==> inputs of run K <==
// calculator
module calculator(
	input newkey,
	input [4:0] keycode,
	input clk,
	input rst,
	output reg [19:0] x,
	output reg led							 
	);
clock: 4.94 ns
lec_check: 0
cap_margin: 20
core_margin: 3
core_utilization: 36
place_density: 0.74
setup_slack_margin: 0.31
slew_margin: 20
run.sh (not shown) runs the stock make flow with config.mk's settings and CLKGATE_MAP_FILE=.
==> inputs of run M, as changes to run K <==
CORE_MARGIN = 2   (was 3)
CORE_UTILIZATION = 72   (was 36)
PLACE_DENSITY = 0.35   (was 0.74)
SETUP_SLACK_MARGIN = not set   (was 0.31)
==> flow/constraint.sdc (replaced) <==
create_clock -name core_clock -period 6.49 [get_ports {clk}]
set_input_delay 1.2980 -clock core_clock [delete_from_list [all_inputs] [get_ports {clk}]]
set_output_delay 1.2980 -clock core_clock [all_outputs]
set_load 0.01 [all_outputs]
==> inputs of run X, as changes to run K <==
CORE_MARGIN = 2   (was 3)
CORE_UTILIZATION = 72   (was 36)
CTS_CLUSTER_SIZE = 100   (was not set)
PLACE_DENSITY = not set   (was 0.74)
PLACE_DENSITY_LB_ADDON = 0.0   (was not set)
SETUP_SLACK_MARGIN = 0.37   (was 0.31)
TNS_END_PERCENT = 5   (was not set)
==> flow/constraint.sdc (replaced) <==
create_clock -name core_clock -period 5.61 [get_ports {clk}]
set_input_delay 1.1220 -clock core_clock [delete_from_list [all_inputs] [get_ports {clk}]]
set_output_delay 1.1220 -clock core_clock [all_outputs]
set_load 0.01 [all_outputs]
==> inputs of run Z, as changes to run K <==
CORE_MARGIN = 2   (was 3)
CORE_UTILIZATION = 72   (was 36)
CTS_CLUSTER_DIAMETER = 29   (was not set)
MAX_ROUTING_LAYER = met4   (was not set)
PLACE_DENSITY = 0.35   (was 0.74)
SETUP_SLACK_MARGIN = not set   (was 0.31)
==> flow/constraint.sdc (replaced) <==
create_clock -name core_clock -period 7.97 [get_ports {clk}]
set_input_delay 1.5940 -clock core_clock [delete_from_list [all_inputs] [get_ports {clk}]]
set_output_delay 1.5940 -clock core_clock [all_outputs]
set_load 0.01 [all_outputs]
==> qor summary <==
quantity	run Z	run X	run M	run K
Final-layout fill cell count	1,639	1,158	1,254	4,160
Longest individual stage delay on the worst path	910 ps	600 ps	570 ps	610 ps
Number of nets in the layout	2,338	2,577	2,534	2,607
Portion of total power attributed to sequential cells	0.239	0.196	0.191	0.195
Result of the run	finished clean	failed layout checks	failed layout checks	failed layout checks
Layout check failures	-	negative setup slack	negative setup slack	negative setup slack
Worst EP required	8150 ps	5800 ps	6690 ps	5130 ps
Share of the clock period used by the worst path	0.965	1.25	1.06	1.36
Routed metal-1 wire length	17.8 mm	18.5 mm	18.2 mm	20.0 mm
Layout non-clock buf frac	0.0363	0.128	0.113	0.141
Worst skew pair latency	290 ps	300 ps	320 ps	300 ps
Slack of the worst reg-to-reg path	280 ps	-1390 ps	-400 ps	-1790 ps
Logic gate share of total power	0.550	0.619	0.593	0.635
Power per cell area	68.6 nW/um2	99.7 nW/um2	89.1 nW/um2	106 nW/um2
Setup-violating endpoint count in the final report	0	13	2	16
Met3 Routed Length	4.47 mm	6.23 mm	6.27 mm	3.55 mm
Tapcells inserted	285	285	285	592
Number of non-clock buffers	73	312	269	342
OpenROAD warning count	28	30	31	29
Worst setup startpoint	y[6]	y[3]	y[3]	y[3]
Final period demand of the worst path	7690 ps	7000 ps	6890 ps	6730 ps
Via count	13,600	15,300	15,000	14,400
Worst-case clock skew	9.52 ps	8.65 ps	16.4 ps	10.7 ps
Worst reg2reg path depth	24	24	25	22
Number of gates on the worst path with buffers counted	24	24	25	22
Number of global-route vias before repair	14,300	16,400	16,200	15,800

---

==> inputs of exp/garnet <==
==> flow/design.v <==
module calculator(
	input newkey,
	input [4:0] keycode,
	input clk,
	input rst,
	output reg [19:0] x,
	output reg led							 
	);
	localparam PLUS = 1'd0;					 
	localparam TIMES = 1'd1;				 
	localparam CLEAR20 = 20'd0;				 
	localparam CLEAR2 = 2'd0;				 
	localparam CLEAR1 = 1'd0;				 
	reg [19:0] y;
	reg op;
	reg [19:0] nextX;
	reg [19:0] nextY;
	reg nextOp;
	reg nextLED;
	reg [2:0] select;
	wire [19:0] sum;
	wire [19:0] product;
	wire [19:0] result;
	wire [19:0] ovp;						 
	wire ovs;								 
	always @ (posedge clk)
		begin
			if (rst)
				begin
					x <= CLEAR20;
					y <= CLEAR20;
					op <= CLEAR1;
					led <= CLEAR1;
				end
			else
				begin
					x <= nextX;
					y <= nextY;
					op <= nextOp;
					led <= nextLED;
				end
		end
  always @ (select, x, y, op, led, result, ovp, ovs, keycode)
		case(select)
			3'd0:						 
				begin
              		nextX = x;
					nextY = y;
					nextOp = op;
					nextLED = led;
				end
			3'd1:						 
				begin
              		nextX = CLEAR20;
					nextY = x;
					nextOp = PLUS;
					nextLED = CLEAR1;
				end
			3'd2:						 
				begin
              		nextX = CLEAR20;
					nextY = x;
					nextOp = TIMES;
					nextLED = CLEAR1;
				end
			3'd3:						 
				begin
              		nextX = result;
					nextY = y;
					nextOp = op;
					nextLED = op ? (ovp != 0) : ovs;
				end	
			3'd4:						 
				begin
              		nextX = CLEAR20;
					nextY = CLEAR20;
					nextOp = CLEAR1;				 
					nextLED = CLEAR1;
				end
			3'd7:						 
				begin
              		nextX = {x[15:0],keycode[3:0]};	 
					nextY = y;
					nextOp = op;
					nextLED = CLEAR1;
				end
			default:					 
				begin
              		nextX = x;
					nextY = y;
					nextOp = op;
					nextLED = led;
				end
		endcase
	always @ (newkey, keycode)
		begin
			if(!newkey)	select <= 3'd0;				 
			else if(keycode[4]) select <= 3'd7;		 
			else select <= keycode[2:0];			 
		end
	assign result = op ? product : sum;				 
	assign {ovp, product} = x * y;					 
	assign {ovs, sum} = x + y;						 
endmodule	
==> flow/run.sh <==
#!/bin/bash
# the make line also repeats each setting of config.mk as NAME=value (left out here)
make -C /OpenROAD-flow-scripts/flow DESIGN_CONFIG=/design/flow/config.mk WORK_HOME=/design/flow/orfs CLKGATE_MAP_FILE= finish
==> flow/config.mk <==
export PLATFORM = sky130hd
export DESIGN_NAME = calculator
export DESIGN_NICKNAME = calculator
export VERILOG_FILES = /design/flow/design.v
export SDC_FILE = /design/flow/constraint.sdc
export NUM_CORES = 4
export LEC_CHECK = 0
export CAP_MARGIN = 20
export CORE_MARGIN = 2
export CORE_UTILIZATION = 40
export CTS_CLUSTER_DIAMETER = 307
export CTS_CLUSTER_SIZE = 98
export HOLD_SLACK_MARGIN = -0.07
export PLACE_DENSITY_LB_ADDON = 0.05
export SLEW_MARGIN = 20
export TNS_END_PERCENT = 15
==> flow/constraint.sdc <==
create_clock -name core_clock -period 10.0 [get_ports {clk}]
set_input_delay 2.0000 -clock core_clock [delete_from_list [all_inputs] [get_ports {clk}]]
set_output_delay 2.0000 -clock core_clock [all_outputs]
set_load 0.01 [all_outputs]
==> inputs of exp/violet, as changes to exp/garnet <==
==> flow/config.mk (replaced) <==
export PLATFORM = sky130hd
export DESIGN_NAME = calculator
export DESIGN_NICKNAME = calculator
export VERILOG_FILES = /design/flow/design.v
export SDC_FILE = /design/flow/constraint.sdc
export NUM_CORES = 4
export LEC_CHECK = 0
export CAP_MARGIN = 20
export CORE_MARGIN = 2
export CORE_UTILIZATION = 72
export CTS_CLUSTER_DIAMETER = 181
export PLACE_DENSITY_LB_ADDON = 0.01
export SLEW_MARGIN = 20
export TNS_END_PERCENT = 5
==> flow/constraint.sdc (replaced) <==
create_clock -name core_clock -period 6.12 [get_ports {clk}]
set_input_delay 1.2240 -clock core_clock [delete_from_list [all_inputs] [get_ports {clk}]]
set_output_delay 1.2240 -clock core_clock [all_outputs]
set_load 0.01 [all_outputs]
==> summary of the runs <==
- exp/garnet completed with no timing, DRC or antenna violations. exp/violet reached the layout checks and failed them: setup timing.
- Of exp/violet and exp/garnet, exp/garnet has the higher die area (gap about 44%, measured against exp/garnet).
- Flip-flop count is the same in exp/garnet and exp/violet.
- Register-to-register slack: exp/violet is worse than exp/garnet (2.9 ns).
- In exp/garnet the power is lower than in exp/violet, by 48%.
- Against exp/garnet, the routed wire length of exp/violet is higher by about 2.2%.
- In synthesized area, exp/garnet and exp/violet do not differ.
- Clock skew: exp/garnet is lower than exp/violet (0.0053 ns).
==> figures <==
| metric | exp/garnet | exp/violet |
|---|---|---|
| Result of the run | finished clean | finished with violations |
| Violated checks | - | setup timing |
| Seq power | 218 uW | 338 uW |
| Switching portion of total power | 49.0% | 46.4% |
| Final min period | 7.87 ns | 6.85 ns |
| Well-Tap Cells | 532 | 285 |
| Slew HR | 31.2% | 26.3% |
| Placeable core area | 0.0406 sq mm | 0.0224 sq mm |
| Fraction of area in clock buffers and inverters | 0.824% | 0.786% |
| Peak ir drop on the vdd network | 0.0000656 V | 0.000111 V |
| Final setup viols | 0 | 7 |
| Diodes inserted | 2 | 0 |
| Clock power frac | 19.0% | 17.7% |
| Slew of the pin with the lowest slew margin | 1.03 ns | 1.10 ns |
| Via count | 12900 | 14900 |
| Overall chip area | 0.0425 sq mm | 0.0239 sq mm |
| Master of the slowest instance on the critical path | sky130_fd_sc_hd__dfxtp_1 | sky130_fd_sc_hd__fa_1 |
Power figures rest on the tool's default switching activity, not on a simulated workload.
